==> design/flow/design.v <==
module milestone1 (
	input logic CLOCK_50_I,                    
	input logic resetn,
	input  logic            M1_en,
	output  logic            M1_end,
	output logic   [17:0]   SRAM_address,
	input  logic   [15:0]   SRAM_read_data,
	output logic   [15:0]   SRAM_write_data,
	output logic            SRAM_we_n
);
typedef enum logic [6:0] {
  S_DELAY1,
	S_IDLE,
	IN_S_0,
	IN_S_1,
	IN_S_2,
	IN_S_3,
	IN_S_4,
	IN_S_5,
	IN_S_6,
	IN_S_7,
	IN_S_8,
	IN_S_9,
	IN_S_10,
	IN_S_11,
	IN_S_12,
	IN_S_13,
	IN_S_14,
	IN_S_15,
	IN_S_16,
	IN_S_17,
	IN_S_18,
	IN_S_19,
	IN_S_20,
	IN_S_21,
	CC_S0_0,
	CC_S0_1,
	CC_S0_2,
	CC_S0_3,
	CC_S0_4,
	CC_S0_5,
	CC_S1_0,
	CC_S1_1,
	CC_S1_2,
	CC_S1_3,
	CC_S1_4,
	CC_S1_5,
	EN_S_0,
	EN_S_1,
	EN_S_2,
	EN_S_3,
	EN_S_4,
	EN_S_5,
	EN_S_6,
	EN_S_7,
	EN_S_8,
	EN_S_9,
	EN_S_10,
	EN_S_11,
	EN_S_12,
	EN_S_13,
	EN_S_14,
	EN_S_15,
	EN_S_16,
	EN_S_17,
	EN_S_18,
	EN_S_19,
	EN_S_20,
	EN_S_21,
	EN_S_22,
	EN_S_23,
	EN_S_24,
	EN_S_25,
	EN_S_26,
	EN_S_27
} M1_state;
M1_state state;
parameter Yaddress = 18'd0,
Uaddress = 18'd38400,
Vaddress = 18'd57600,
RGBaddress = 18'd146944;
logic [17:0] data_counter;
logic [17:0] Y_counter;
logic [17:0] RGB_counter;
logic [17:0] U_counter; 
logic [9:0] Vert_count;
logic [9:0] Hori_count;
logic [15:0] Y;
logic [7:0] U [5:0];
logic [7:0] V [5:0];
logic [7:0] Ytest;
logic [7:0] Utest;
logic [7:0] Vtest;
logic [15:0] UPrime;
logic [15:0] VPrime;
logic [32:0] U_Even;
logic [32:0] U_Odd;
logic [32:0] V_Even;
logic [32:0] V_Odd;
logic [15:0] STORY;
logic [15:0] STORU;
logic [15:0] STORV;
logic [31:0] ans1;
logic [31:0] ans2;
logic [15:0] R;
logic [15:0] G;
logic [15:0] B;
logic [31:0] R0;
logic [31:0] G0;
logic [31:0] B0;
logic [31:0] R1;
logic [31:0] G1;
logic [31:0] B1;
logic [31:0] Mult_op_1, Mult_op_2, Mult_op_3, Mult_op_4, Mult_op_5, Mult_op_6, Mult_op_7, Mult_op_8;
logic [31:0] Mult_result1, Mult_result2, Mult_result3, Mult_result4;
logic [63:0] Mult_result_long1, Mult_result_long2, Mult_result_long3, Mult_result_long4;
assign Mult_result_long1 = Mult_op_1 * Mult_op_2;
assign Mult_result1 = Mult_result_long1[31:0];
assign Mult_result_long2 = Mult_op_3 * Mult_op_4;
assign Mult_result2 = Mult_result_long2[31:0];
assign Mult_result_long3 = Mult_op_5 * Mult_op_6;
assign Mult_result3 = Mult_result_long3[31:0];
assign Mult_result_long4 = Mult_op_7 * Mult_op_8;
assign Mult_result4 = Mult_result_long4[31:0];
always_comb begin
  			Mult_op_1 = 32'd0;
			Mult_op_2 = 32'd0;
			Mult_op_3 = 32'd0;
			Mult_op_4 = 32'd0;
			Mult_op_5 = 32'd0;
			Mult_op_6 = 32'd0;
			Mult_op_7 = 32'd0;
			Mult_op_8 = 32'd0;
	case(state)
		IN_S_5: begin
			Mult_op_1 = {24'd0,U[0]};
			Mult_op_2 = 32'd21;
			Mult_op_3 = {24'd0,V[0]};
			Mult_op_4 = 32'd21;
		end
		IN_S_6: begin
			Mult_op_1 = {24'd0,U[0]};
			Mult_op_2 = 32'd52;
			Mult_op_3 = {24'd0,V[0]};
			Mult_op_4 = 32'd52;
		end
		IN_S_7: begin
			Mult_op_1 = {24'd0,U[0]};
			Mult_op_2 = 32'd159;
			Mult_op_3 = {24'd0,V[0]};
			Mult_op_4 = 32'd159;
		end
		IN_S_8: begin
			Mult_op_1 = {24'd0,U[1]};
			Mult_op_2 = 32'd159;
			Mult_op_3 = {24'd0,V[1]};
			Mult_op_4 = 32'd159;
		end
		IN_S_9: begin
			Mult_op_1 = {24'd0,U[2]};
			Mult_op_2 = 32'd52;
			Mult_op_3 = {24'd0,V[2]};
			Mult_op_4 = 32'd52;
		end
		IN_S_10: begin
			Mult_op_1 = {24'd0,U[3]};
			Mult_op_2 = 32'd21;
			Mult_op_3 = {24'd0,V[3]};
			Mult_op_4 = 32'd21;
			Mult_op_5 = {24'd0,Y[15:8]}-32'd16;
			Mult_op_6 = 32'd76284;
			Mult_op_7 = {24'd0,Y[7:0]}-32'd16;
			Mult_op_8 = 32'd76284;
		end
		IN_S_11: begin
			Mult_op_1 = {24'd0,U[0]};
			Mult_op_2 = 32'd21;
			Mult_op_3 = {24'd0,V[0]};
			Mult_op_4 = 32'd21;
			Mult_op_5 = {24'd0,VPrime[15:8]}-32'd128;
			Mult_op_6 = 32'd104595;
			Mult_op_7 = {24'd0,VPrime[7:0]}-32'd128;
			Mult_op_8 = 32'd104595;
		end
		IN_S_12: begin
			Mult_op_1 = {24'd0,U[0]};
			Mult_op_2 = 32'd52;
			Mult_op_3 = {24'd0,V[0]};
			Mult_op_4 = 32'd52;
			Mult_op_5 = {24'd0,UPrime[15:8]}-32'd128;
			Mult_op_6 = 32'd25624;
			Mult_op_7 = {24'd0,UPrime[7:0]}-32'd128;
			Mult_op_8 = 32'd25624;
		end
		IN_S_13: begin
			Mult_op_1 = {24'd0,U[1]};
			Mult_op_2 = 32'd159;
			Mult_op_3 = {24'd0,V[1]};
			Mult_op_4 = 32'd159;
			Mult_op_5 = {24'd0,VPrime[15:8]}-32'd128;
			Mult_op_6 = 32'd53281;
			Mult_op_7 = {24'd0,VPrime[7:0]}-32'd128;
			Mult_op_8 = 32'd53281;
		end
		IN_S_14: begin
			Mult_op_1 = {24'd0,U[2]};
			Mult_op_2 = 32'd159;
			Mult_op_3 = {24'd0,V[2]};
			Mult_op_4 = 32'd159;
			Mult_op_5 = {24'd0,UPrime[15:8]}-32'd128;
			Mult_op_6 = 32'd132251;
			Mult_op_7 = {24'd0,UPrime[7:0]}-32'd128;
			Mult_op_8 = 32'd132251;;
		end
		IN_S_15: begin
			Mult_op_1 = {24'd0,U[3]};
			Mult_op_2 = 32'd52;
			Mult_op_3 = {24'd0,V[3]};
			Mult_op_4 = 32'd52;
		end
		IN_S_16: begin
			Mult_op_1 = {24'd0,U[4]};
			Mult_op_2 = 32'd21;
			Mult_op_3 = {24'd0,V[4]};
			Mult_op_4 = 32'd21;
			Mult_op_5 = {24'd0,Y[15:8]}-32'd16;
			Mult_op_6 = 32'd76284;
			Mult_op_7 = {24'd0,Y[7:0]}-32'd16;
			Mult_op_8 = 32'd76284;
		end
		IN_S_17: begin
			Mult_op_1 = {24'd0,U[0]};
			Mult_op_2 = 32'd21;
			Mult_op_3 = {24'd0,V[0]};
			Mult_op_4 = 32'd21;
			Mult_op_5 = {24'd0,VPrime[15:8]}-32'd128;
			Mult_op_6 = 32'd104595;
			Mult_op_7 = {24'd0,VPrime[7:0]}-32'd128;
			Mult_op_8 = 32'd104595;
		end
		IN_S_18: begin
			Mult_op_1 = {24'd0,U[1]};
			Mult_op_2 = 32'd52;
			Mult_op_3 = {24'd0,V[1]};
			Mult_op_4 = 32'd52;
			Mult_op_5 = {24'd0,UPrime[15:8]}-32'd128;
			Mult_op_6 = 32'd25624;
			Mult_op_7 = {24'd0,UPrime[7:0]}-32'd128;
			Mult_op_8 = 32'd25624;
		end
		IN_S_19: begin
			Mult_op_1 = {24'd0,U[2]};
			Mult_op_2 = 32'd159;
			Mult_op_3 = {24'd0,V[2]};
			Mult_op_4 = 32'd159;
			Mult_op_5 = {24'd0,VPrime[15:8]}-32'd128;
			Mult_op_6 = 32'd53281;
			Mult_op_7 = {24'd0,VPrime[7:0]}-32'd128;
			Mult_op_8 = 32'd53281;
		end
		IN_S_20: begin
			Mult_op_1 = {24'd0,U[3]};
			Mult_op_2 = 32'd159;
			Mult_op_3 = {24'd0,V[3]};
			Mult_op_4 = 32'd159;
			Mult_op_5 = {24'd0,UPrime[15:8]}-32'd128;
			Mult_op_6 = 32'd132251;
			Mult_op_7 = {24'd0,UPrime[7:0]}-32'd128;
			Mult_op_8 = 32'd132251;
		end
		IN_S_21: begin
			Mult_op_1 = {24'd0,U[4]};
			Mult_op_2 = 32'd52;
			Mult_op_3 = {24'd0,V[4]};
			Mult_op_4 = 32'd52;
		end
		CC_S0_0: begin
			Mult_op_1 = {24'd0,U[5]};
			Mult_op_2 = 32'd21;
			Mult_op_3 = {24'd0,V[5]};
			Mult_op_4 = 32'd21;
			Mult_op_5 = {24'd0,Y[15:8]}-32'd16;
			Mult_op_6 = 32'd76284;
			Mult_op_7 = {24'd0,Y[7:0]}-32'd16;
			Mult_op_8 = 32'd76284;
		end
		CC_S0_1: begin
			Mult_op_1 = {24'd0,U[0]};
			Mult_op_2 = 32'd21;
			Mult_op_3 = {24'd0,V[0]};
			Mult_op_4 = 32'd21;
			Mult_op_5 = {24'd0,VPrime[15:8]}-32'd128;
			Mult_op_6 = 32'd104595;
			Mult_op_7 = {24'd0,VPrime[7:0]}-32'd128;
			Mult_op_8 = 32'd104595;
		end
		CC_S0_2: begin
			Mult_op_1 = {24'd0,U[1]};
			Mult_op_2 = 32'd52;
			Mult_op_3 = {24'd0,V[1]};
			Mult_op_4 = 32'd52;
			Mult_op_5 = {24'd0,UPrime[15:8]}-32'd128;
			Mult_op_6 = 32'd25624;
			Mult_op_7 = {24'd0,UPrime[7:0]}-32'd128;
			Mult_op_8 = 32'd25624;
		end
		CC_S0_3: begin
			Mult_op_1 = {24'd0,U[2]};
			Mult_op_2 = 32'd159;
			Mult_op_3 = {24'd0,V[2]};
			Mult_op_4 = 32'd159;
			Mult_op_5 = {24'd0,VPrime[15:8]}-32'd128;
			Mult_op_6 = 32'd53281;
			Mult_op_7 = {24'd0,VPrime[7:0]}-32'd128;
			Mult_op_8 = 32'd53281;	
		end
		CC_S0_4: begin
			Mult_op_1 = {24'd0,U[3]};
			Mult_op_2 = 32'd159;
			Mult_op_3 = {24'd0,V[3]};
			Mult_op_4 = 32'd159;
			Mult_op_5 = {24'd0,UPrime[15:8]}-32'd128;
			Mult_op_6 = 32'd132251;
			Mult_op_7 = {24'd0,UPrime[7:0]}-32'd128;
			Mult_op_8 = 32'd132251;
		end
		CC_S0_5: begin
			Mult_op_1 = {24'd0,U[4]};
			Mult_op_2 = 32'd52;
			Mult_op_3 = {24'd0,V[4]};
			Mult_op_4 = 32'd52;
		end
		CC_S1_0: begin
			Mult_op_1 = {24'd0,U[5]};
			Mult_op_2 = 32'd21;
			Mult_op_3 = {24'd0,V[5]};
			Mult_op_4 = 32'd21;
			Mult_op_5 = {24'd0,Y[15:8]}-32'd16;
			Mult_op_6 = 32'd76284;
			Mult_op_7 = {24'd0,Y[7:0]}-32'd16;
			Mult_op_8 = 32'd76284;
		end
		CC_S1_1: begin
			Mult_op_1 = {24'd0,U[0]};
			Mult_op_2 = 32'd21;
			Mult_op_3 = {24'd0,V[0]};
			Mult_op_4 = 32'd21;
			Mult_op_5 = {24'd0,VPrime[15:8]}-32'd128;
			Mult_op_6 = 32'd104595;
			Mult_op_7 = {24'd0,VPrime[7:0]}-32'd128;
			Mult_op_8 = 32'd104595;
		end
		CC_S1_2: begin
			Mult_op_1 = {24'd0,U[1]};
			Mult_op_2 = 32'd52;
			Mult_op_3 = {24'd0,V[1]};
			Mult_op_4 = 32'd52;
			Mult_op_5 = {24'd0,UPrime[15:8]}-32'd128;
			Mult_op_6 = 32'd25624;
			Mult_op_7 = {24'd0,UPrime[7:0]}-32'd128;
			Mult_op_8 = 32'd25624;
		end
		CC_S1_3: begin
			Mult_op_1 = {24'd0,U[2]};
			Mult_op_2 = 32'd159;
			Mult_op_3 = {24'd0,V[2]};
			Mult_op_4 = 32'd159;
			Mult_op_5 = {24'd0,VPrime[15:8]}-32'd128;
			Mult_op_6 = 32'd53281;
			Mult_op_7 = {24'd0,VPrime[7:0]}-32'd128;
			Mult_op_8 = 32'd53281;
		end
		CC_S1_4: begin
			Mult_op_1 = {24'd0,U[3]};
			Mult_op_2 = 32'd159;
			Mult_op_3 = {24'd0,V[3]};
			Mult_op_4 = 32'd159;
			Mult_op_5 = {24'd0,UPrime[15:8]}-32'd128;
			Mult_op_6 = 32'd132251;
			Mult_op_7 = {24'd0,UPrime[7:0]}-32'd128;
			Mult_op_8 = 32'd132251;
		end
		CC_S1_5: begin
			Mult_op_1 = {24'd0,U[4]};
			Mult_op_2 = 32'd52;
			Mult_op_3 = {24'd0,V[4]};
			Mult_op_4 = 32'd52;
		end
		EN_S_0: begin
			Mult_op_1 = {24'd0,U[5]};
			Mult_op_2 = 32'd21;
			Mult_op_3 = {24'd0,V[5]};
			Mult_op_4 = 32'd21;
			Mult_op_5 = {24'd0,Y[15:8]}-32'd16;
			Mult_op_6 = 32'd76284;
			Mult_op_7 = {24'd0,Y[7:0]}-32'd16;
			Mult_op_8 = 32'd76284;
		end
		EN_S_1: begin
			Mult_op_1 = {24'd0,U[1]};
			Mult_op_2 = 32'd21;
			Mult_op_3 = {24'd0,V[1]};
			Mult_op_4 = 32'd21;
			Mult_op_5 = {24'd0,VPrime[15:8]}-32'd128;
			Mult_op_6 = 32'd104595;
			Mult_op_7 = {24'd0,VPrime[7:0]}-32'd128;
			Mult_op_8 = 32'd104595;
		end
		EN_S_2: begin
			Mult_op_1 = {24'd0,U[2]};
			Mult_op_2 = 32'd52;
			Mult_op_3 = {24'd0,V[2]};
			Mult_op_4 = 32'd52;
			Mult_op_5 = {24'd0,UPrime[15:8]}-32'd128;
			Mult_op_6 = 32'd25624;
			Mult_op_7 = {24'd0,UPrime[7:0]}-32'd128;
			Mult_op_8 = 32'd25624;
		end
		EN_S_3: begin
			Mult_op_1 = {24'd0,U[3]};
			Mult_op_2 = 32'd159;
			Mult_op_3 = {24'd0,V[3]};
			Mult_op_4 = 32'd159;
			Mult_op_5 = {24'd0,VPrime[15:8]}-32'd128;
			Mult_op_6 = 32'd53281;
			Mult_op_7 = {24'd0,VPrime[7:0]}-32'd128;
			Mult_op_8 = 32'd53281;	
		end
		EN_S_4: begin
			Mult_op_1 = {24'd0,U[4]};
			Mult_op_2 = 32'd159;
			Mult_op_3 = {24'd0,V[4]};
			Mult_op_4 = 32'd159;
			Mult_op_5 = {24'd0,UPrime[15:8]}-32'd128;
			Mult_op_6 = 32'd132251;
			Mult_op_7 = {24'd0,UPrime[7:0]}-32'd128;
			Mult_op_8 = 32'd132251;
		end
		EN_S_5: begin
			Mult_op_1 = {24'd0,U[5]};
			Mult_op_2 = 32'd52;
			Mult_op_3 = {24'd0,V[5]};
			Mult_op_4 = 32'd52;
		end
		EN_S_6: begin
			Mult_op_1 = {24'd0,U[5]};
			Mult_op_2 = 32'd21;
			Mult_op_3 = {24'd0,V[5]};
			Mult_op_4 = 32'd21;
			Mult_op_5 = {24'd0,Y[15:8]}-32'd16;
			Mult_op_6 = 32'd76284;
			Mult_op_7 = {24'd0,Y[7:0]}-32'd16;
			Mult_op_8 = 32'd76284;
		end
		EN_S_7: begin
			Mult_op_1 = {24'd0,U[2]};
			Mult_op_2 = 32'd21;
			Mult_op_3 = {24'd0,V[2]};
			Mult_op_4 = 32'd21;
			Mult_op_5 = {24'd0,VPrime[15:8]}-32'd128;
			Mult_op_6 = 32'd104595;
			Mult_op_7 = {24'd0,VPrime[7:0]}-32'd128;
			Mult_op_8 = 32'd104595;
		end
		EN_S_8: begin
			Mult_op_1 = {24'd0,U[3]};
			Mult_op_2 = 32'd52;
			Mult_op_3 = {24'd0,V[3]};
			Mult_op_4 = 32'd52;
			Mult_op_5 = {24'd0,UPrime[15:8]}-32'd128;
			Mult_op_6 = 32'd25624;
			Mult_op_7 = {24'd0,UPrime[7:0]}-32'd128;
			Mult_op_8 = 32'd25624;
		end
		EN_S_9: begin
			Mult_op_1 = {24'd0,U[4]};
			Mult_op_2 = 32'd159;
			Mult_op_3 = {24'd0,V[4]};
			Mult_op_4 = 32'd159;
			Mult_op_5 = {24'd0,VPrime[15:8]}-32'd128;
			Mult_op_6 = 32'd53281;
			Mult_op_7 = {24'd0,VPrime[7:0]}-32'd128;
			Mult_op_8 = 32'd53281;
		end
		EN_S_10: begin
			Mult_op_1 = {24'd0,U[5]};
			Mult_op_2 = 32'd159;
			Mult_op_3 = {24'd0,V[5]};
			Mult_op_4 = 32'd159;
			Mult_op_5 = {24'd0,UPrime[15:8]}-32'd128;
			Mult_op_6 = 32'd132251;
			Mult_op_7 = {24'd0,UPrime[7:0]}-32'd128;
			Mult_op_8 = 32'd132251;
		end
		EN_S_11: begin
			Mult_op_1 = {24'd0,U[5]};
			Mult_op_2 = 32'd52;
			Mult_op_3 = {24'd0,V[5]};
			Mult_op_4 = 32'd52;
		end
		EN_S_12: begin
			Mult_op_1 = {24'd0,U[5]};
			Mult_op_2 = 32'd21;
			Mult_op_3 = {24'd0,V[5]};
			Mult_op_4 = 32'd21;
			Mult_op_5 = {24'd0,Y[15:8]}-32'd16;
			Mult_op_6 = 32'd76284;
			Mult_op_7 = {24'd0,Y[7:0]}-32'd16;
			Mult_op_8 = 32'd76284;
		end
		EN_S_13: begin
			Mult_op_1 = {24'd0,U[3]};
			Mult_op_2 = 32'd21;
			Mult_op_3 = {24'd0,V[3]};
			Mult_op_4 = 32'd21;
			Mult_op_5 = {24'd0,VPrime[15:8]}-32'd128;
			Mult_op_6 = 32'd104595;
			Mult_op_7 = {24'd0,VPrime[7:0]}-32'd128;
			Mult_op_8 = 32'd104595;
		end
		EN_S_14: begin
			Mult_op_1 = {24'd0,U[4]};
			Mult_op_2 = 32'd52;
			Mult_op_3 = {24'd0,V[4]};
			Mult_op_4 = 32'd52;
			Mult_op_5 = {24'd0,UPrime[15:8]}-32'd128;
			Mult_op_6 = 32'd25624;
			Mult_op_7 = {24'd0,UPrime[7:0]}-32'd128;
			Mult_op_8 = 32'd25624;
		end
		EN_S_15: begin
			Mult_op_1 = {24'd0,U[5]};
			Mult_op_2 = 32'd159;
			Mult_op_3 = {24'd0,V[5]};
			Mult_op_4 = 32'd159;
			Mult_op_5 = {24'd0,VPrime[15:8]}-32'd128;
			Mult_op_6 = 32'd53281;
			Mult_op_7 = {24'd0,VPrime[7:0]}-32'd128;
			Mult_op_8 = 32'd53281;	
			end
		EN_S_16: begin
			Mult_op_1 = {24'd0,U[5]};
			Mult_op_2 = 32'd159;
			Mult_op_3 = {24'd0,V[5]};
			Mult_op_4 = 32'd159;
			Mult_op_5 = {24'd0,UPrime[15:8]}-32'd128;
			Mult_op_6 = 32'd132251;
			Mult_op_7 = {24'd0,UPrime[7:0]}-32'd128;
			Mult_op_8 = 32'd132251;
		end
		EN_S_17: begin
			Mult_op_1 = {24'd0,U[5]};
			Mult_op_2 = 32'd52;
			Mult_op_3 = {24'd0,V[5]};
			Mult_op_4 = 32'd52;
		end
		EN_S_18: begin
			Mult_op_1 = {24'd0,U[5]};
			Mult_op_2 = 32'd21;
			Mult_op_3 = {24'd0,V[5]};
			Mult_op_4 = 32'd21;
			Mult_op_5 = {24'd0,Y[15:8]}-32'd16;
			Mult_op_6 = 32'd76284;
			Mult_op_7 = {24'd0,Y[7:0]}-32'd16;
			Mult_op_8 = 32'd76284;
		end
		EN_S_19: begin
			Mult_op_5 = {24'd0,VPrime[15:8]}-32'd128;
			Mult_op_6 = 32'd104595;
			Mult_op_7 = {24'd0,VPrime[7:0]}-32'd128;
			Mult_op_8 = 32'd104595;
		end
		EN_S_20: begin
			Mult_op_5 = {24'd0,UPrime[15:8]}-32'd128;
			Mult_op_6 = 32'd25624;
			Mult_op_7 = {24'd0,UPrime[7:0]}-32'd128;
			Mult_op_8 = 32'd25624;
		end
		EN_S_21: begin
			Mult_op_5 = {24'd0,VPrime[15:8]}-32'd128;
			Mult_op_6 = 32'd53281;
			Mult_op_7 = {24'd0,VPrime[7:0]}-32'd128;
			Mult_op_8 = 32'd53281;
		end
		EN_S_22: begin
			Mult_op_5 = {24'd0,UPrime[15:8]}-32'd128;
			Mult_op_6 = 32'd132251;
			Mult_op_7 = {24'd0,UPrime[7:0]}-32'd128;
			Mult_op_8 = 32'd132251;
		end
		endcase
	end
	always_ff @ (posedge CLOCK_50_I or negedge resetn) begin
		if (resetn == 1'b0) begin	
			state <= S_IDLE;
			SRAM_we_n <= 1'b1;
			SRAM_write_data <= 16'd0;
			SRAM_address <= 18'd0;
			data_counter <= 18'd0;
			Y_counter <= 18'd0;
			RGB_counter <= 18'd0;
			Vert_count <= 10'd0;
			Hori_count <= 10'd0;
			M1_end <= 1'b0;
			Y <= 16'd0;
			UPrime <= 16'd0; 
			VPrime <= 16'd0;
			STORU <= 16'd0;
			STORV <= 16'd0;
			R <= 16'd0;
			G <= 16'd0;
			B <= 16'd0;
			R0 <= 32'd0;
			G0 <= 32'd0;
			B0 <= 32'd0;
			R1 <= 32'd0;
			G1 <= 32'd0;
			B1 <= 32'd0;
			{U[5], U[4], U[3], U[2], U[1], U[0]} <= 48'd0;
			{V[5], V[4], V[3], V[2], V[1], V[0]} <= 48'd0;
			ans1 <= 32'd0;
			ans2 <= 32'd0;
			end else begin
			case (state)
				S_IDLE: begin		
					if (Hori_count == 10'd319) begin
						Vert_count <= Vert_count + 10'd1;
						Hori_count <= 10'd0;
						data_counter <= data_counter - 18'd1;
					end
					if (Vert_count == 10'd239 && Hori_count == 10'd319) begin
						M1_end <= 1'b1;
					end
					if (M1_en == 1'b1 && M1_end!=1'b1 && !(Vert_count == 10'd239 && Hori_count == 10'd319))
					state <= IN_S_0;	
				end
				S_DELAY1: begin
				  state <= IN_S_0;	
				end
				IN_S_0: begin
				  SRAM_address <= Uaddress + data_counter;
					SRAM_we_n <= 1'b1;
					state <= IN_S_1;
				end
				IN_S_1: begin
				  SRAM_address <= Vaddress + data_counter;
					data_counter <= data_counter +18'd1;
					SRAM_we_n <= 1'b1;
					state <= IN_S_2;
				end
				IN_S_2: begin
				  SRAM_address <= Uaddress + data_counter;
					SRAM_we_n <= 1'b1;
					state <= IN_S_3;
				end
				IN_S_3: begin
				  SRAM_address <= Vaddress + data_counter;
				  data_counter <= data_counter +18'd1;
					SRAM_we_n <= 1'b1;
					U[0] <= SRAM_read_data[15:8];
					U[1] <= SRAM_read_data[7:0];
					state <= IN_S_4;
				end
				IN_S_4: begin
				  SRAM_address <= Yaddress + Y_counter;
					Y_counter <= Y_counter + 18'd1;
					SRAM_we_n <= 1'b1;
					V[0] <= SRAM_read_data[15:8];
					V[1] <= SRAM_read_data[7:0];
					state <= IN_S_5;
				end
				IN_S_5: begin
				  SRAM_address <= Uaddress + data_counter;
					SRAM_we_n <= 1'b1;
					ans1 <= $signed(Mult_result1);
					ans2 <= $signed(Mult_result2);
					U[2] <= SRAM_read_data[15:8];
					U[3] <= SRAM_read_data[7:0];
					state <= IN_S_6;
				end
				IN_S_6: begin
					SRAM_address <= Vaddress + data_counter;
					data_counter <= data_counter +18'd1;
					SRAM_we_n <= 1'b1;
					ans1 <= $signed(ans1-Mult_result1);
					ans2 <= $signed(ans2-Mult_result2);
					V[2] <= SRAM_read_data[15:8];
					V[3] <= SRAM_read_data[7:0];
					state <= IN_S_7;
				end
				IN_S_7: begin
					SRAM_we_n <= 1'b1;
					Y <= SRAM_read_data;
					Ytest <= SRAM_read_data[15:8];
					ans1 <= $signed(ans1+Mult_result1);
					ans2 <= $signed(ans2+Mult_result2);
					state <= IN_S_8;
				end
				IN_S_8: begin
					SRAM_we_n <= 1'b1;
					ans1 <= $signed(ans1+Mult_result1);
					ans2 <= $signed(ans2+Mult_result2);
					U[4] <= SRAM_read_data[15:8];
					U[5] <= SRAM_read_data[7:0];
					state <= IN_S_9;
				end
				IN_S_9: begin
					ans1 <= $signed(ans1-Mult_result1);
					ans2 <= $signed(ans2-Mult_result2);
					V[4] <= SRAM_read_data[15:8];
					V[5] <= SRAM_read_data[7:0];
					state <= IN_S_10;
				end
				IN_S_10: begin
					UPrime[15:8] <= U[0];
					UPrime[7:0] <= $signed(ans1+Mult_result1+8'd128) >>8;
					ans1 <= $signed(ans1+Mult_result1+8'd128) >> 8;
					Utest <= $signed(ans1+Mult_result1+8'd128) >> 8;
					VPrime[15:8] <= V[0];
					VPrime[7:0] <= $signed(ans2+Mult_result2+8'd128) >> 8;			
					ans2 <= $signed(ans2+Mult_result2+8'd128) >> 8;
					Vtest <= $signed(ans2+Mult_result2+8'd128) >> 8;
					R0 <= $signed(Mult_result3);
					G0 <= $signed(Mult_result3);
					B0 <= $signed(Mult_result3);
					R1 <= $signed(Mult_result4);
					G1 <= $signed(Mult_result4);
					B1 <= $signed(Mult_result4);
					state <= IN_S_11;
				end
				IN_S_11: begin
					ans1 <= $signed(Mult_result1);
					ans2 <= $signed(Mult_result2);
					R0 <= $signed(R0 + Mult_result3);
					R1 <= $signed(R1 + Mult_result4);
					state <= IN_S_12;
				end
				IN_S_12: begin
				  SRAM_address <= Yaddress + Y_counter;
					Y_counter <= Y_counter + 18'd1;
					SRAM_we_n <= 1'b1;
					ans1 <= $signed(ans1-Mult_result1);
					ans2 <= $signed(ans2-Mult_result2);
					G0 <= $signed(G0 - Mult_result3);
					G1 <= $signed(G1 - Mult_result4);
					state <= IN_S_13;
				end
				IN_S_13: begin
					SRAM_address <= Yaddress + Y_counter;
					Y_counter <= Y_counter + 18'd1;
					SRAM_we_n <= 1'b1;
					ans1 <= $signed(ans1+Mult_result1);
					ans2 <= $signed(ans2+Mult_result2);
					G0 <= $signed(G0 - Mult_result3);
					G1 <= $signed(G1 - Mult_result4);
					state <= IN_S_14;
				end
				IN_S_14: begin
				  SRAM_address <= Uaddress + data_counter;
					SRAM_we_n <= 1'b1;
					Hori_count <= Hori_count + 10'd1;
					ans1 <= $signed(ans1+Mult_result1);
					ans2 <= $signed(ans2+Mult_result2);
					B0 <= $signed(B0 + Mult_result3);
					B1 <= $signed(B1 + Mult_result4);
					state <= IN_S_15;
				end
				IN_S_15: begin
					SRAM_address <= Vaddress + data_counter;
					data_counter <= data_counter + 18'd1;
					SRAM_we_n <= 1'b1;
					Y <= SRAM_read_data;
					ans1 <= $signed(ans1-Mult_result1);
					ans2 <= $signed(ans2-Mult_result2);
					R[15:8] <= R0[31] ? 8'd0 : |R0[30:24] ? 8'd255 : R0[23:16];
					G[15:8] <= G0[31] ? 8'd0 : |G0[30:24] ? 8'd255 : G0[23:16];
					B[15:8] <= B0[31] ? 8'd0 : |B0[30:24] ? 8'd255 : B0[23:16];
					R[7:0] <= R1[31] ? 8'd0 : |R1[30:24] ? 8'd255 : R1[23:16];
					G[7:0] <= G1[31] ? 8'd0 : |G1[30:24] ? 8'd255 : G1[23:16];
					B[7:0] <= B1[31] ? 8'd0 : |B1[30:24] ? 8'd255 : B1[23:16];
					SRAM_we_n <= 1'b1;
					state <= IN_S_16;
				end
				IN_S_16: begin
					SRAM_address <= RGBaddress + RGB_counter;
					SRAM_write_data <= {R[15:8],G[15:8]};
					RGB_counter <= RGB_counter + 18'd1;
					STORY <= SRAM_read_data;
					UPrime[15:8] <= U[1];
					UPrime[7:0] <= $signed(ans1+Mult_result1+8'd128) >> 8;
					VPrime[15:8] <= V[1];
					VPrime[7:0] <= $signed(ans2+Mult_result2+8'd128) >> 8;			
					R0 <= $signed(Mult_result3);
					G0 <= $signed(Mult_result3);
					B0 <= $signed(Mult_result3);
					R1 <= $signed(Mult_result4);
					G1 <= $signed(Mult_result4);
					B1 <= $signed(Mult_result4);
					SRAM_we_n <= 1'b0;
					state <= IN_S_17;
				end
				IN_S_17: begin
					STORU <= SRAM_read_data;
					SRAM_address <= RGBaddress + RGB_counter;
					SRAM_write_data <= {B[15:8],R[7:0]};
					RGB_counter <= RGB_counter + 18'd1;
					ans1 <= $signed(Mult_result1);
					ans2 <= $signed(Mult_result2);
					R0 <= $signed(R0 + Mult_result3);
					R1 <= $signed(R1 + Mult_result4);
					SRAM_we_n <= 1'b0;
					state <= IN_S_18;
				end
				IN_S_18: begin
					STORV <= SRAM_read_data;
					SRAM_address <= RGBaddress + RGB_counter;
					SRAM_write_data <= {G[7:0],B[7:0]};
					RGB_counter <= RGB_counter + 18'd1;
					ans1 <= $signed(ans1-Mult_result1);
					ans2 <= $signed(ans2-Mult_result2);
					G0 <= $signed(G0 - Mult_result3);
					G1 <= $signed(G1 - Mult_result4);
					SRAM_we_n <= 1'b0;
					state <= IN_S_19;
				end
				IN_S_19: begin
					SRAM_address <= Yaddress + Y_counter;
					Y_counter <= Y_counter + 18'd1;
					SRAM_we_n <= 1'b1;
					Y <= STORY;
					ans1 <= $signed(ans1+Mult_result1);
					ans2 <= $signed(ans2+Mult_result2);
					G0 <= $signed(G0 - Mult_result3);
					G1 <= $signed(G1 - Mult_result4);
					state <= IN_S_20;
				end
				IN_S_20: begin
					SRAM_we_n <= 1'b1;
					ans1 <= $signed(ans1+Mult_result1);
					ans2 <= $signed(ans2+Mult_result2);
					B0 <= $signed(B0 + Mult_result3);
					B1 <= $signed(B1 + Mult_result4);
					state <= IN_S_21;
				end
				IN_S_21: begin
					SRAM_we_n <= 1'b1;
					Hori_count <= Hori_count + 10'd2;
					ans1 <= $signed(ans1-Mult_result1);
					ans2 <= $signed(ans2-Mult_result2);
					R[15:8] <= R0[31] ? 8'd0 : |R0[30:24] ? 8'd255 : R0[23:16];
					G[15:8] <= G0[31] ? 8'd0 : |G0[30:24] ? 8'd255 : G0[23:16];
					B[15:8] <= B0[31] ? 8'd0 : |B0[30:24] ? 8'd255 : B0[23:16];
					R[7:0] <= R1[31] ? 8'd0 : |R1[30:24] ? 8'd255 : R1[23:16];
					G[7:0] <= G1[31] ? 8'd0 : |G1[30:24] ? 8'd255 : G1[23:16];
					B[7:0] <= B1[31] ? 8'd0 : |B1[30:24] ? 8'd255 : B1[23:16];
					Hori_count <= Hori_count + 10'd2;
					state <= CC_S0_0;
					U_counter <= 18'd5;
				end
				CC_S0_0: begin	
					SRAM_address <= RGBaddress + RGB_counter;
					SRAM_write_data <= {R[15:8],G[15:8]};
					RGB_counter <= RGB_counter + 18'd1;
					STORY <= SRAM_read_data;
					UPrime[15:8] <= U[2];
					UPrime[7:0] <= $signed(ans1+Mult_result1+8'd128) >> 8;
					VPrime[15:8] <= V[2];
					VPrime[7:0] <= $signed(ans2+Mult_result2+8'd128) >> 8;			
					R0 <= Mult_result3;
					G0 <= Mult_result3;
					B0 <= Mult_result3;
					R1 <= Mult_result4;
					G1 <= Mult_result4;
					B1 <= Mult_result4;
					U[0] <= U[1];
					U[1] <= U[2];
					U[2] <= U[3];
					U[3] <= U[4];
					U[4] <= U[5];	
					U[5] <= STORU[15:8];
					V[0] <= V[1];
					V[1] <= V[2];
					V[2] <= V[3];
					V[3] <= V[4];
					V[4] <= V[5];	
					V[5] <= STORV[15:8];
					SRAM_we_n <= 1'b0;
					state <= CC_S0_1;	
				end
				CC_S0_1: begin
					Hori_count <= Hori_count + 10'd2;
					SRAM_address <= RGBaddress + RGB_counter;
					SRAM_write_data <= {B[15:8],R[7:0]};
					RGB_counter <= RGB_counter + 18'd1;
					ans1 <= $signed(Mult_result1);
					ans2 <= $signed(Mult_result2);
					R0 <= $signed(R0 + Mult_result3);
					R1 <= $signed(R1 + Mult_result4);
					SRAM_we_n <= 1'b0;
					state <= CC_S0_2;	
				end
				CC_S0_2: begin
					SRAM_address <= RGBaddress + RGB_counter;
					SRAM_write_data <= {G[7:0],B[7:0]};
					RGB_counter <= RGB_counter + 18'd1;
					ans1 <= $signed(ans1-Mult_result1);
					ans2 <= $signed(ans2-Mult_result2);
					G0 <= $signed(G0 - Mult_result3);
					G1 <= $signed(G1 - Mult_result4);
					SRAM_we_n <= 1'b0;
					state <= CC_S0_3;	
				end
				CC_S0_3: begin
					SRAM_address <= Yaddress + Y_counter;
					Y_counter <= Y_counter + 18'd1;
					Y <= STORY;
					SRAM_we_n <= 1'b1;
					ans1 <= $signed(ans1+Mult_result1);
					ans2 <= $signed(ans2+Mult_result2);
					G0 <= $signed(G0 - Mult_result3);
					G1 <= $signed(G1 - Mult_result4);
					state <= CC_S0_4;	
				end
				CC_S0_4: begin
					SRAM_address <= Uaddress + data_counter;
					SRAM_we_n <= 1'b1;
					ans1 <= $signed(ans1+Mult_result1);
					ans2 <= $signed(ans2+Mult_result2);
					B0 <= $signed(B0 + Mult_result3);
					B1 <= $signed(B1 + Mult_result4);
					state <= CC_S0_5;	
				end
				CC_S0_5: begin
					SRAM_address <= Vaddress + data_counter;
					data_counter <= data_counter + 18'd1;
					U_counter <= U_counter + 18'd1;
					SRAM_we_n <= 1'b1;
					ans1 <= $signed(ans1-Mult_result1);
					ans2 <= $signed(ans2-Mult_result2);
					R[15:8] <= R0[31] ? 8'd0 : |R0[30:24] ? 8'd255 : R0[23:16];
					G[15:8] <= G0[31] ? 8'd0 : |G0[30:24] ? 8'd255 : G0[23:16];
					B[15:8] <= B0[31] ? 8'd0 : |B0[30:24] ? 8'd255 : B0[23:16];
					R[7:0] <= R1[31] ? 8'd0 : |R1[30:24] ? 8'd255 : R1[23:16];
					G[7:0] <= G1[31] ? 8'd0 : |G1[30:24] ? 8'd255 : G1[23:16];
					B[7:0] <= B1[31] ? 8'd0 : |B1[30:24] ? 8'd255 : B1[23:16];
					state <= CC_S1_0;	
				end
				CC_S1_0: begin	
					Hori_count <= Hori_count + 10'd2;
					SRAM_address <= RGBaddress + RGB_counter;
					SRAM_write_data <= {R[15:8],G[15:8]};
					RGB_counter <= RGB_counter + 18'd1;
					STORY <= SRAM_read_data;
					UPrime[15:8] <= U[2];
					UPrime[7:0] <= $signed(ans1+Mult_result1+8'd128) >> 8;
					VPrime[15:8] <= V[2];
					VPrime[7:0] <= $signed(ans2+Mult_result2+8'd128) >> 8;			
					R0 <= $signed(Mult_result3);
					G0 <= $signed(Mult_result3);
					B0 <= $signed(Mult_result3);
					R1 <= $signed(Mult_result4);
					G1 <= $signed(Mult_result4);
					B1 <= $signed(Mult_result4);
					U[0] <= U[1];
					U[1] <= U[2];
					U[2] <= U[3];
					U[3] <= U[4];
					U[4] <= U[5];	
					U[5] <= STORU[7:0];
					V[0] <= V[1];
					V[1] <= V[2];
					V[2] <= V[3];
					V[3] <= V[4];
					V[4] <= V[5];	
					V[5] <= STORV[7:0];
					SRAM_we_n <= 1'b0;
					state <= CC_S1_1;	
				end
				CC_S1_1: begin
					STORU <= SRAM_read_data;
					SRAM_address <= RGBaddress + RGB_counter;
					SRAM_write_data <= {B[15:8],R[7:0]};
					RGB_counter <= RGB_counter + 18'd1;
					ans1 <= $signed(Mult_result1);
					ans2 <= $signed(Mult_result2);
					R0 <= $signed(R0 + Mult_result3);
					R1 <= $signed(R1 + Mult_result4);
					SRAM_we_n <= 1'b0;
					state <= CC_S1_2;	
				end
				CC_S1_2: begin
					STORV <= SRAM_read_data;
					SRAM_address <= RGBaddress + RGB_counter;
					SRAM_write_data <= {G[7:0],B[7:0]};
					RGB_counter <= RGB_counter + 18'd1;
					ans1 <= $signed(ans1-Mult_result1);
					ans2 <= $signed(ans2-Mult_result2);
					G0 <= $signed(G0 - Mult_result3);
					G1 <= $signed(G1 - Mult_result4);
					SRAM_we_n <= 1'b0;
					state <= CC_S1_3;	
				end
				CC_S1_3: begin
					SRAM_address <= Yaddress + Y_counter;
					Y_counter <= Y_counter + 18'd1;
					Y <= STORY;
					SRAM_we_n <= 1'b1;
					ans1 <= $signed(ans1+Mult_result1);
					ans2 <= $signed(ans2+Mult_result2);
					G0 <= $signed(G0 - Mult_result3);
					G1 <= $signed(G1 - Mult_result4);
					state <= CC_S1_4;	
				end
				CC_S1_4: begin
					SRAM_we_n <= 1'b1;
					ans1 <= $signed(ans1+Mult_result1);
					ans2 <= $signed(ans2+Mult_result2);
					B0 <= $signed(B0 + Mult_result3);
					B1 <= $signed(B1 + Mult_result4);
					state <= CC_S1_5;	
				end
				CC_S1_5: begin
					ans1 <= $signed(ans1-Mult_result1);
					ans2 <= $signed(ans2-Mult_result2);
					R[15:8] <= R0[31] ? 8'd0 : |R0[30:24] ? 8'd255 : R0[23:16];
					G[15:8] <= G0[31] ? 8'd0 : |G0[30:24] ? 8'd255 : G0[23:16];
					B[15:8] <= B0[31] ? 8'd0 : |B0[30:24] ? 8'd255 : B0[23:16];
					R[7:0] <= R1[31] ? 8'd0 : |R1[30:24] ? 8'd255 : R1[23:16];
					G[7:0] <= G1[31] ? 8'd0 : |G1[30:24] ? 8'd255 : G1[23:16];
					B[7:0] <= B1[31] ? 8'd0 : |B1[30:24] ? 8'd255 : B1[23:16];
					SRAM_we_n <= 1'b1;
					if (Hori_count == 10'd311) 
					   state <= EN_S_0;
					else 
					   state <= CC_S0_0;	
				end
				EN_S_0: begin	
					SRAM_address <= RGBaddress + RGB_counter;
					SRAM_write_data <= {R[15:8],G[15:8]};
					RGB_counter <= RGB_counter + 18'd1;
					STORY <= SRAM_read_data;
					UPrime[15:8] <= U[2];
					UPrime[7:0] <= $signed(ans1+Mult_result1+8'd128) >> 8;
					VPrime[15:8] <= V[2];
					VPrime[7:0] <= $signed(ans2+Mult_result2+8'd128) >> 8;			
					R0 <= $signed(Mult_result3);
					G0 <= $signed(Mult_result3);
					B0 <= $signed(Mult_result3);
					R1 <= $signed(Mult_result4);
					G1 <= $signed(Mult_result4);
					B1 <= $signed(Mult_result4);
					SRAM_we_n <= 1'b0;
					state <= EN_S_1;	
				end
				EN_S_1: begin
					SRAM_address <= RGBaddress + RGB_counter;
					SRAM_write_data <= {B[15:8],R[7:0]};
					RGB_counter <= RGB_counter + 18'd1;
					ans1 <= $signed(Mult_result1);
					ans2 <= $signed(Mult_result2);
					R0 <= $signed(R0 + Mult_result3);
					R1 <= $signed(R1 + Mult_result4);
					SRAM_we_n <= 1'b0;
					state <= EN_S_2;	
				end
				EN_S_2: begin
					SRAM_address <= RGBaddress + RGB_counter;
					SRAM_write_data <= {G[7:0],B[7:0]};
					RGB_counter <= RGB_counter + 18'd1;
					ans1 <= $signed(ans1-Mult_result1);
					ans2 <= $signed(ans2-Mult_result2);
					G0 <= $signed(G0 - Mult_result3);
					G1 <= $signed(G1 - Mult_result4);
					SRAM_we_n <= 1'b0;
					state <= EN_S_3;	
				end
				EN_S_3: begin
					SRAM_address <= Yaddress + Y_counter;
					Y_counter <= Y_counter + 18'd1;
					SRAM_we_n <= 1'b1;
					Y <= STORY;
					ans1 <= $signed(ans1+Mult_result1);
					ans2 <= $signed(ans2+Mult_result2);
					G0 <= $signed(G0 - Mult_result3);
					G1 <= $signed(G1 - Mult_result4);
					state <= EN_S_4;	
				end
				EN_S_4: begin
					SRAM_we_n <= 1'b1;
					ans1 <= $signed(ans1+Mult_result1);
					ans2 <= $signed(ans2+Mult_result2);
					B0 <= $signed(B0 + Mult_result3);
					B1 <= $signed(B1 + Mult_result4);
					state <= EN_S_5;	
				end
				EN_S_5: begin
					Hori_count <= Hori_count + 10'd2;
					SRAM_we_n <= 1'b1;
					ans1 <= $signed(ans1-Mult_result1);
					ans2 <= $signed(ans2-Mult_result2);
					R[15:8] <= R0[31] ? 8'd0 : |R0[30:24] ? 8'd255 : R0[23:16];
					G[15:8] <= G0[31] ? 8'd0 : |G0[30:24] ? 8'd255 : G0[23:16];
					B[15:8] <= B0[31] ? 8'd0 : |B0[30:24] ? 8'd255 : B0[23:16];
					R[7:0] <= R1[31] ? 8'd0 : |R1[30:24] ? 8'd255 : R1[23:16];
					G[7:0] <= G1[31] ? 8'd0 : |G1[30:24] ? 8'd255 : G1[23:16];
					B[7:0] <= B1[31] ? 8'd0 : |B1[30:24] ? 8'd255 : B1[23:16];
					SRAM_we_n <= 1'b1;
					state <= EN_S_6;	
				end
				EN_S_6: begin
					SRAM_address <= RGBaddress + RGB_counter;
					SRAM_write_data <= {R[15:8],G[15:8]};
					RGB_counter <= RGB_counter + 18'd1;
					STORY <= SRAM_read_data;
					UPrime[15:8] <= U[3];
					UPrime[7:0] <= $signed(ans1+Mult_result1+8'd128) >> 8;
					VPrime[15:8] <= V[3];
					VPrime[7:0] <= $signed(ans2+Mult_result2+8'd128) >> 8;			
					R0 <= $signed(Mult_result3);
					G0 <= $signed(Mult_result3);
					B0 <= $signed(Mult_result3);
					R1 <= $signed(Mult_result4);
					G1 <= $signed(Mult_result4);
					B1 <= $signed(Mult_result4);
					SRAM_we_n <= 1'b0;
					state <= EN_S_7;
				end
				EN_S_7: begin
					SRAM_address <= RGBaddress + RGB_counter;
					SRAM_write_data <= {B[15:8],R[7:0]};
					RGB_counter <= RGB_counter + 18'd1;
					ans1 <= $signed(Mult_result1);
					ans2 <= $signed(Mult_result2);
					R0 <= $signed(R0 + Mult_result3);
					R1 <= $signed(R1 + Mult_result4);
					SRAM_we_n <= 1'b0;	
					state <= EN_S_8;
				end
				EN_S_8: begin
					SRAM_address <= RGBaddress + RGB_counter;
					SRAM_write_data <= {G[7:0],B[7:0]};
					RGB_counter <= RGB_counter + 18'd1;
					ans1 <= $signed(ans1-Mult_result1);
					ans2 <= $signed(ans2-Mult_result2);
					G0 <= $signed(G0 - Mult_result3);
					G1 <= $signed(G1 - Mult_result4);
					SRAM_we_n <= 1'b0;	
					state <= EN_S_9;
				end
				EN_S_9: begin
					SRAM_address <= Yaddress + Y_counter;
					Y_counter <= Y_counter + 18'd1;
					SRAM_we_n <= 1'b1;
					Y <= STORY;
					ans1 <= $signed(ans1+Mult_result1);
					ans2 <= $signed(ans2+Mult_result2);
					G0 <= $signed(G0 - Mult_result3);
					G1 <= $signed(G1 - Mult_result4);
					state <= EN_S_10;
				end
				EN_S_10: begin
					SRAM_we_n <= 1'b1;
					ans1 <= $signed(ans1+Mult_result1);
					ans2 <= $signed(ans2+Mult_result2);
					B0 <= $signed(B0 + Mult_result3);
					B1 <= $signed(B1 + Mult_result4);
					state <= EN_S_11;
				end
				EN_S_11: begin
					SRAM_we_n <= 1'b1;
					Hori_count <= Hori_count + 10'd2;
					ans1 <= $signed(ans1-Mult_result1);
					ans2 <= $signed(ans2-Mult_result2);
					R[15:8] <= R0[31] ? 8'd0 : |R0[30:24] ? 8'd255 : R0[23:16];
					G[15:8] <= G0[31] ? 8'd0 : |G0[30:24] ? 8'd255 : G0[23:16];
					B[15:8] <= B0[31] ? 8'd0 : |B0[30:24] ? 8'd255 : B0[23:16];
					R[7:0] <= R1[31] ? 8'd0 : |R1[30:24] ? 8'd255 : R1[23:16];
					G[7:0] <= G1[31] ? 8'd0 : |G1[30:24] ? 8'd255 : G1[23:16];
					B[7:0] <= B1[31] ? 8'd0 : |B1[30:24] ? 8'd255 : B1[23:16];
					state <= EN_S_12;
				end
				EN_S_12: begin
					SRAM_address <= RGBaddress + RGB_counter;
					SRAM_write_data <= {R[15:8],G[15:8]};
					RGB_counter <= RGB_counter + 18'd1;
					STORY <= SRAM_read_data;
					UPrime[15:8] <= U[4];
					UPrime[7:0] <= $signed(ans1+Mult_result1+8'd128) >> 8;
					VPrime[15:8] <= V[4];
					VPrime[7:0] <= $signed(ans2+Mult_result2+8'd128) >> 8;			
					R0 <= $signed(Mult_result3);
					G0 <= $signed(Mult_result3);
					B0 <= $signed(Mult_result3);
					R1 <= $signed(Mult_result4);
					G1 <= $signed(Mult_result4);
					B1 <= $signed(Mult_result4);
					SRAM_we_n <= 1'b0;
					state <= EN_S_13;
				end
				EN_S_13: begin
					SRAM_address <= RGBaddress + RGB_counter;
					SRAM_write_data <= {B[15:8],R[7:0]};
					RGB_counter <= RGB_counter + 18'd1;
					ans1 <= $signed(Mult_result1);
					ans2 <= $signed(Mult_result2);
					R0 <= $signed(R0 + Mult_result3);
					R1 <= $signed(R1 + Mult_result4);
					SRAM_we_n <= 1'b0;
					state <= EN_S_14;
				end
				EN_S_14: begin
					SRAM_address <= RGBaddress + RGB_counter;
					SRAM_write_data <= {G[7:0],B[7:0]};
					RGB_counter <= RGB_counter + 18'd1;
					ans1 <= $signed(ans1-Mult_result1);
					ans2 <= $signed(ans2-Mult_result2);
					G0 <= $signed(G0 - Mult_result3);
					G1 <= $signed(G1 - Mult_result4);
					SRAM_we_n <= 1'b0;
					state <= EN_S_15;
				end
				EN_S_15: begin
					SRAM_we_n <= 1'b1;
					Y <= STORY;
					ans1 <= $signed(ans1+Mult_result1);
					ans2 <= $signed(ans2+Mult_result2);
					G0 <= $signed(G0 - Mult_result3);
					G1 <= $signed(G1 - Mult_result4);
					state <= EN_S_16;
				end
				EN_S_16: begin
					SRAM_we_n <= 1'b1;
					ans1 <= $signed(ans1+Mult_result1);
					ans2 <= $signed(ans2+Mult_result2);
					B0 <= $signed(B0 + Mult_result3);
					B1 <= $signed(B1 + Mult_result4);
					state <= EN_S_17;
				end
				EN_S_17: begin
					SRAM_we_n <= 1'b1;
					ans1 <= $signed(ans1-Mult_result1);
					ans2 <= $signed(ans2-Mult_result2);
					R[15:8] <= R0[31] ? 8'd0 : |R0[30:24] ? 8'd255 : R0[23:16];
					G[15:8] <= G0[31] ? 8'd0 : |G0[30:24] ? 8'd255 : G0[23:16];
					B[15:8] <= B0[31] ? 8'd0 : |B0[30:24] ? 8'd255 : B0[23:16];
					R[7:0] <= R1[31] ? 8'd0 : |R1[30:24] ? 8'd255 : R1[23:16];
					G[7:0] <= G1[31] ? 8'd0 : |G1[30:24] ? 8'd255 : G1[23:16];
					B[7:0] <= B1[31] ? 8'd0 : |B1[30:24] ? 8'd255 : B1[23:16];
					SRAM_we_n <= 1'b1;
					state <= EN_S_18;
				end
				EN_S_18: begin
					SRAM_address <= RGBaddress + RGB_counter;
					SRAM_write_data <= {R[15:8],G[15:8]};
					RGB_counter <= RGB_counter + 18'd1;
					Hori_count <= Hori_count + 10'd2;
					UPrime[15:8] <= U[5];
					UPrime[7:0] <= $signed(ans1+Mult_result1+8'd128) >> 8;
					VPrime[15:8] <= V[5];
					VPrime[7:0] <= $signed(ans2+Mult_result2+8'd128) >> 8;			
					R0 <= $signed(Mult_result3);
					G0 <= $signed(Mult_result3);
					B0 <= $signed(Mult_result3);
					R1 <= $signed(Mult_result4);
					G1 <= $signed(Mult_result4);
					B1 <= $signed(Mult_result4);
					SRAM_we_n <= 1'b0;
					state <= EN_S_19;
				end
				EN_S_19: begin
					SRAM_address <= RGBaddress + RGB_counter;
					SRAM_write_data <= {B[15:8],R[7:0]};
					RGB_counter <= RGB_counter + 18'd1;
					R0 <= $signed(R0 + Mult_result3);
					R1 <= $signed(R1 + Mult_result4);
					SRAM_we_n <= 1'b0;
					state <= EN_S_20;
				end
				EN_S_20: begin
					SRAM_address <= RGBaddress + RGB_counter;
					SRAM_write_data <= {G[7:0],B[7:0]};
					RGB_counter <= RGB_counter + 18'd1;
					G0 <= $signed(G0 - Mult_result3);
					G1 <= $signed(G1 - Mult_result4);
					SRAM_we_n <= 1'b0;
					state <= EN_S_21;
				end
				EN_S_21: begin
					SRAM_we_n <= 1'b1;
					G0 <= $signed(G0 - Mult_result3);
					G1 <= $signed(G1 - Mult_result4);
					state <= EN_S_22;
				end
				EN_S_22: begin
					SRAM_we_n <= 1'b1;
					B0 <= $signed(B0 + Mult_result3);
					B1 <= $signed(B1 + Mult_result4);
					state <= EN_S_23;
				end
				EN_S_23: begin
					Hori_count <= Hori_count + 10'd2;
					SRAM_we_n <= 1'b1;
					R[15:8] <= R0[31] ? 8'd0 : |R0[30:24] ? 8'd255 : R0[23:16];
					G[15:8] <= G0[31] ? 8'd0 : |G0[30:24] ? 8'd255 : G0[23:16];
					B[15:8] <= B0[31] ? 8'd0 : |B0[30:24] ? 8'd255 : B0[23:16];
					R[7:0] <= R1[31] ? 8'd0 : |R1[30:24] ? 8'd255 : R1[23:16];
					G[7:0] <= G1[31] ? 8'd0 : |G1[30:24] ? 8'd255 : G1[23:16];
					B[7:0] <= B1[31] ? 8'd0 : |B1[30:24] ? 8'd255 : B1[23:16];
					SRAM_we_n <= 1'b1;
					state <= EN_S_24;
				end
				EN_S_24: begin
					SRAM_address <= RGBaddress + RGB_counter;
					SRAM_write_data <= {R[15:8],G[15:8]};
					RGB_counter <= RGB_counter + 18'd1;
					SRAM_we_n <= 1'b0;
					state <= EN_S_25;
				end
				EN_S_25: begin
					SRAM_address <= RGBaddress + RGB_counter;
					SRAM_write_data <= {B[15:8],R[7:0]};
					RGB_counter <= RGB_counter + 18'd1;
					SRAM_we_n <= 1'b0;
					state <= EN_S_26;
				end
				EN_S_26: begin
					SRAM_address <= RGBaddress + RGB_counter;
					SRAM_write_data <= {G[7:0],B[7:0]};
					RGB_counter <= RGB_counter + 18'd1;
					SRAM_we_n <= 1'b0;
					state <= EN_S_27;
				end
				EN_S_27: begin
				  SRAM_we_n <= 1'b1;
				  state <= S_IDLE;
				end
				default: state <= S_IDLE;
			endcase
		end
	end
	endmodule
==> design/flow/run.sh <==
#!/bin/bash
# the make line also repeats each setting of config.mk as NAME=value (left out here)
make -C /OpenROAD-flow-scripts/flow DESIGN_CONFIG=/design/flow/config.mk WORK_HOME=/design/flow/orfs CLKGATE_MAP_FILE= finish
==> design/flow/config.mk <==
export PLATFORM = sky130hd
export DESIGN_NAME = milestone1
export DESIGN_NICKNAME = milestone1
export VERILOG_FILES = /design/flow/design.v
export SDC_FILE = /design/flow/constraint.sdc
export NUM_CORES = 4
export LEC_CHECK = 0
export ABC_AREA = 1
export CAP_MARGIN = 20
export CORE_ASPECT_RATIO = 1.44
export CORE_MARGIN = 2
export CORE_UTILIZATION = 72
export CTS_CLUSTER_DIAMETER = 363
export CTS_CLUSTER_SIZE = 96
export PLACE_DENSITY = 0.41
export SLEW_MARGIN = 20
export TNS_END_PERCENT = 5
==> design/flow/constraint.sdc <==
create_clock -name core_clock -period 7.03 [get_ports {CLOCK_50_I}]
set_input_delay 1.4060 -clock core_clock [delete_from_list [all_inputs] [get_ports {CLOCK_50_I}]]
set_output_delay 1.4060 -clock core_clock [all_outputs]
set_load 0.01 [all_outputs]
==> results.py, run 1 <==
# Metrics from the implementation run
metrics = {
    "floorplan": {
        "core_area_mm2": 0.0924,
        "fp.dieArea_mm2": 0.0953,
        "rows": 134,
        "pin_count": 55,
        "die_w_um": 258,
        "die_height_um": 370,
        "fp_util": 0.724,
    },
    "clock_network": {
        "numCtsBuffers": 10,
        "htree_levels": 1,
        "clock-sinks": 612,
        "max-clock-path-buffers": 3,
        "cts_root_buffer": "clkbuf_16",
    },
    "logic_synthesis": {
        "synth_top_area_share": 0.223,
        "ys.flop_type": "dfrtp_1",
        "synthTopCellsByArea": "dfrtp_1 (22%), fa_1 (13%), nand2_1 (12%)",
        "edf_count": 16,
        "netlist_top_cells_count": "nand2_1 (2132), inv_1 (1805), nor2_1 (736)",
        "synthDistinctLibCells": 80,
        "synthArstFlopShare": 0.974,
        "yosys_area_mm2": 0.0669,
        "ys_seq_frac": 0.230,
        "synth_cells": 9347,
        "syn_area_mm2": 0.0669,
        "synth_xor_xnor_area_share": 0.0330,
        "largest_area_cell": "dfrtp_1",
        "ys_cells": 9347,
        "ys_top_logic_family": "simple AND/OR/NAND/NOR gates",
        "yosys.area_share.aoi": 0.151,
        "synth_dominant_cell_count": "nand2_1",
        "ys_warn_count": 3,
        "synth.avg_cell_area_um2": 7.15,
        "ys_sh_simple": 0.237,
        "ys_ff": 612,
        "ys_sh_adder": 0.231,
        "muxShareOfSynthArea": 0.000299,
    },
    "grt": {
        "grt_overflow_total": 2068,
        "grtUsageTotal": 0.757,
    },
    "outcome": {
        "error": "[ERROR GRT-0116] Global routing finished with congestion. Check the congestion regions in the DRC Viewer.",
        "status": "did not finish",
        "stop_stage": "5_1_grt",
    },
    "place": {
        "hpwlAfterDp_um": 204000,
        "gp_congestion": 1.29,
        "port_buffers": 54,
    },
}
per-stage QoR:
stage	TNS [ns]	setup slack, ns	instances	area (um^2)
2_1_floorplan	-88.05	-0.914	9348	68100
3_3_place_gp	-249.47	-1.71	12000	81700
3_5_place_dp	-303.17	-1.98	12000	81700
4_1_cts	-259.29	-1.59	12100	84300
what timing repair did:
action / CTS
pin swaps: 140
endpoints found under the setup margin: 226
hold buffers: 0
setup buffers: 65
gates cloned: 1
resized: 430
metal layers:
layer / GRT overflow / track usage
met4: 484 / 0.685
met2: 1065 / 0.964
met5: 49 / 0.421
met1: 268 / 0.752
met3: 202 / 0.579
==> run 2: changes to the inputs <==
ABC_AREA = not set   (was 1)
CORE_ASPECT_RATIO = not set   (was 1.44)
CORE_MARGIN = 7   (was 2)
CORE_UTILIZATION = 57   (was 72)
CTS_CLUSTER_DIAMETER = not set   (was 363)
CTS_CLUSTER_SIZE = not set   (was 96)
GPL_ROUTABILITY_DRIVEN = 1   (was not set)
GPL_TIMING_DRIVEN = 0   (was not set)
MAX_ROUTING_LAYER = met4   (was not set)
MIN_ROUTING_LAYER = met2   (was not set)
PLACE_DENSITY = not set   (was 0.41)
PLACE_DENSITY_LB_ADDON = 0.21   (was not set)
SETUP_SLACK_MARGIN = 1.17   (was not set)
TNS_END_PERCENT = 45   (was 5)
clock period = 7.17 ns   (was 7.03 ns; I/O delays follow)
==> run 2 against run 1 <==
The run again fails in 5_1_grt. Synthesized area shrank 6.2%. Synthesized cell count is 22% lower. Die area rose by 25%.
==> results.py, run 2 <==
# Metrics from the implementation run
metrics = {
    "outcome": {
        "status": "did not finish",
        "stop_stage": "5_1_grt",
        "error": "[ERROR GRT-0116] Global routing finished with congestion. Check the congestion regions in the DRC Viewer.",
    },
    "logic_synthesis": {
        "ys_seq_frac": 0.246,
        "synth_cells": 7323,
        "ys_sh_simple": 0.143,
        "syn_area_mm2": 0.0627,
        "netlist_top_cells_count": "inv_1 (869), nor2_1 (728), nand2_1 (623)",
        "ys_cells": 7323,
        "synthArstFlopShare": 0.974,
        "synth_dominant_cell_count": "inv_1",
        "synth_xor_xnor_area_share": 0.0614,
        "synthDistinctLibCells": 116,
        "yosys.area_share.aoi": 0.204,
        "muxShareOfSynthArea": 0.0232,
        "ys.flop_type": "dfrtp_1",
        "ys_top_logic_family": "adder cells",
        "yosys_area_mm2": 0.0627,
        "synth_top_area_share": 0.237,
        "edf_count": 16,
        "ys_ff": 612,
        "ys_warn_count": 3,
        "ys_sh_adder": 0.249,
        "largest_area_cell": "dfrtp_1",
        "synthTopCellsByArea": "dfrtp_1 (24%), fa_1 (14%), ha_1 (10%)",
        "synth.avg_cell_area_um2": 8.56,
    },
    "place": {
        "hpwlAfterDp_um": 183000,
        "gp_congestion": 1.15,
        "dp_slack_ns": -5.77,
        "port_buffers": 54,
    },
    "floorplan": {
        "pin_count": 55,
        "core_area_mm2": 0.109,
        "die_height_um": 346,
        "die_w_um": 346,
        "fp_util": 0.575,
        "rows": 121,
        "fp.dieArea_mm2": 0.120,
    },
    "grt": {
        "grt_overflow_total": 3,
        "grtUsageTotal": 0.707,
    },
    "clock_network": {
        "numCtsBuffers": 76,
        "cts_root_buffer": "clkbuf_16",
        "clock-sinks": 612,
        "max-clock-path-buffers": 3,
        "htree_levels": 3,
    },
}
[run 2: per-layer routing]
layer	global-route usage	GRT overflow
met2	0.753	0
met5	-	-
met1	-	-
met4	0.446	1
met3	0.814	2
[run 2: metrics by stage]
stage                     area, um^2  std cells
after floorplan                64300       7324
after global placement         66600       8792
after detailed placement       67000       8807
after CTS                      74400       9170
[run 2: what timing repair did]
action / CTS
cloned: 2
buffers inserted: 224
gates resized: 596
hold buffers: 0
pin swaps: 184
setup endpoints to repair: 262
==> run 3: changes to the inputs <==
CORE_MARGIN = 2   (was 7)
CORE_UTILIZATION = 63   (was 57)
GPL_ROUTABILITY_DRIVEN = not set   (was 1)
GPL_TIMING_DRIVEN = not set   (was 0)
MAX_ROUTING_LAYER = not set   (was met4)
MIN_ROUTING_LAYER = not set   (was met2)
PLACE_DENSITY_LB_ADDON = not set   (was 0.21)
SETUP_SLACK_MARGIN = 2.47   (was 1.17)
TNS_END_PERCENT = not set   (was 45)
clock period = 9.26 ns   (was 7.17 ns; I/O delays follow)
==> run 3 against run 2 <==
Now fails the layout checks on setup timing. Synthesized cell count did not move. Die area is 15% lower. Synthesized area is the same.
==> results.py, run 3 <==
# Auto-generated metrics
metrics = {
    "logic_synthesis": {
        "netlist_top_cells_count": "inv_1 (869), nor2_1 (728), nand2_1 (623)",
        "synth_dominant_cell_count": "inv_1",
        "ys_cells": 7323,
        "synth_cells": 7323,
        "ys_sh_simple": 0.143,
        "ys_ff": 612,
        "yosys.area_share.aoi": 0.204,
        "ys_seq_frac": 0.246,
        "synth_top_area_share": 0.237,
        "yosys_area_mm2": 0.0627,
        "synthArstFlopShare": 0.974,
        "synth_xor_xnor_area_share": 0.0614,
        "syn_area_mm2": 0.0627,
        "synthDistinctLibCells": 116,
        "largest_area_cell": "dfrtp_1",
        "synth.avg_cell_area_um2": 8.56,
        "muxShareOfSynthArea": 0.0232,
        "ys_sh_adder": 0.249,
        "ys_top_logic_family": "adder cells",
        "ys.flop_type": "dfrtp_1",
        "synthTopCellsByArea": "dfrtp_1 (24%), fa_1 (14%), ha_1 (10%)",
        "edf_count": 16,
        "ys_warn_count": 3,
    },
    "grt": {
        "grt_max_degree": 166,
        "grt_overflow_total": 0,
        "grtUsageTotal": 0.414,
        "grt_pass1_vias": 61700,
        "antenna_found_initial": 8,
        "grt_pass1_wl_um": 336000,
    },
    "floorplan": {
        "pin_count": 55,
        "fp.dieArea_mm2": 0.102,
        "die_height_um": 320,
        "core_area_mm2": 0.0986,
        "fp_util": 0.636,
        "die_w_um": 320,
        "rows": 115,
    },
    "critical_path": {
        "end_kind": "register",
        "cp.required_ns": 9.80,
        "critical_path_class": "register to register",
        "crit-reg2reg-launch": "state[4]",
        "worst-path-stages": 47,
        "crit_buf_inv": 9,
        "startpoint_type": "register",
        "rrSetupSlack_ns": -0.58,
        "crit_top_cell": "fa_1",
        "cp_slowest_cell": "fa_1",
        "timing.rr.end": "G0[31]",
        "crit_end": "G0[31]",
        "rr_worst_depth": 47,
        "crit_path_start": "state[4]",
        "crit_fanout": 17,
        "critPathTopFamily": "adder cells",
        "arrival_ns": 10.39,
        "cp_slowest_stage_delay_ns": 0.55,
    },
    "cells_and_area": {
        "area.growth.synth_to_final_pct": 27.0,
        "seq_area_mm2": 0.0154,
        "final_nets": 9397,
        "fillers": 6376,
        "logic_area_mm2": 0.0459,
        "design_area_mm2": 0.0796,
        "fin_util": 0.808,
    },
    "worst_hold_path": {
        "hold_end": "VPrime[0]",
        "hold_class": "register to register",
        "hold_path_depth": 2,
        "hold_start": "VPrime[0]",
    },
    "clock_network": {
        "clock-sinks": 612,
        "numCtsBuffers": 72,
        "clk_pin_slew_ns": 0.06,
        "htree_levels": 3,
        "clk_latency_ns": 0.69,
        "max-clock-path-buffers": 3,
        "cts_tree": "built",
        "ctsHoldBuffers": 0,
        "cts_root_buffer": "clkbuf_16",
    },
    "final_timing": {
        "layout_setup_ws_ns": -0.584,
        "setup_viol": 42,
        "hold_slack_ns": 0.464,
        "rsz0062_at_grt": "yes",
        "tightest_slew_ns": 1.25,
        "timing.fmax_mhz": 102,
        "period_needed_ns": 9.84,
        "slew_viol_final": 0,
        "post-route-period-util": 1.06,
        "maxSlewHeadroom": 0.167,
        "skew_ns": 0.0364,
        "hold_viol_final": 0,
    },
    "drt": {
        "dr_wl_met2_um": 98500,
        "antenna_left": 0,
        "drtPass1Iterations": 7,
        "m1WireLength_um": 86900,
        "vias": 60900,
        "drc": 0,
        "wl_per_cell_um": 22.2,
        "dr.max_layer_used": "met5",
        "first_iter_violations": 6256,
        "vias_per_cell": 6.24,
        "wirelength_um": 216000,
        "dr_wl_met3_um": 19700,
    },
    "place": {
        "port_buffers": 54,
        "post_dp_cell_area_mm2": 0.0742,
        "hpwlAfterDp_um": 160000,
        "gp_congestion": 1.01,
    },
    "outcome": {
        "check-failures": "setup timing",
        "status": "complete, but fails checks",
    },
    "run": {
        "cap_violations": 0,
        "tool_warnings": 99,
    },
}
==> run 3: area by class of cell <==
class	instances	share of cell area
Antenna cell	5	0.000157
Clock buffer	95	0.0254
Clock inverter	35	0.00577
Inverter	875	0.0420
Multi-Input combinational cell	5491	0.577
Sequential cell	612	0.193
Tap cell	1287	0.0202
Timing Repair Buffer	1357	0.136
Timing Repair inverter	1	0.0000943
==> run 3: layer usage <==
metal  global-route usage  up-vias
met1                0.550    29600
met2                0.659     3051
met4                0.196        2
met3               0.0734      709
li1                     -    27500
met5                    0        -
==> run 3: timing repair <==
action	in CTS	in global routing
gates resized	278	191
buffers inserted	74	31
endpoints found under the hold margin	0	0
cloned	0	1
endpoints found under the setup margin	232	234
pin swaps	138	77
==> run 3: through the flow <==
| step | setup TNS, ns | std cells | worst slack [ns] |
|---|---|---|---|
| global placement | -11.88 | 9516 | -0.548 |
| finish | -10.59 | 9758 | -0.584 |
| floorplan | -2.91 | 7324 | -0.451 |
| detailed placement | -22.26 | 9516 | -0.743 |
| global route | -29.28 | 9758 | -0.913 |
| CTS | -7.87 | 9720 | -0.529 |
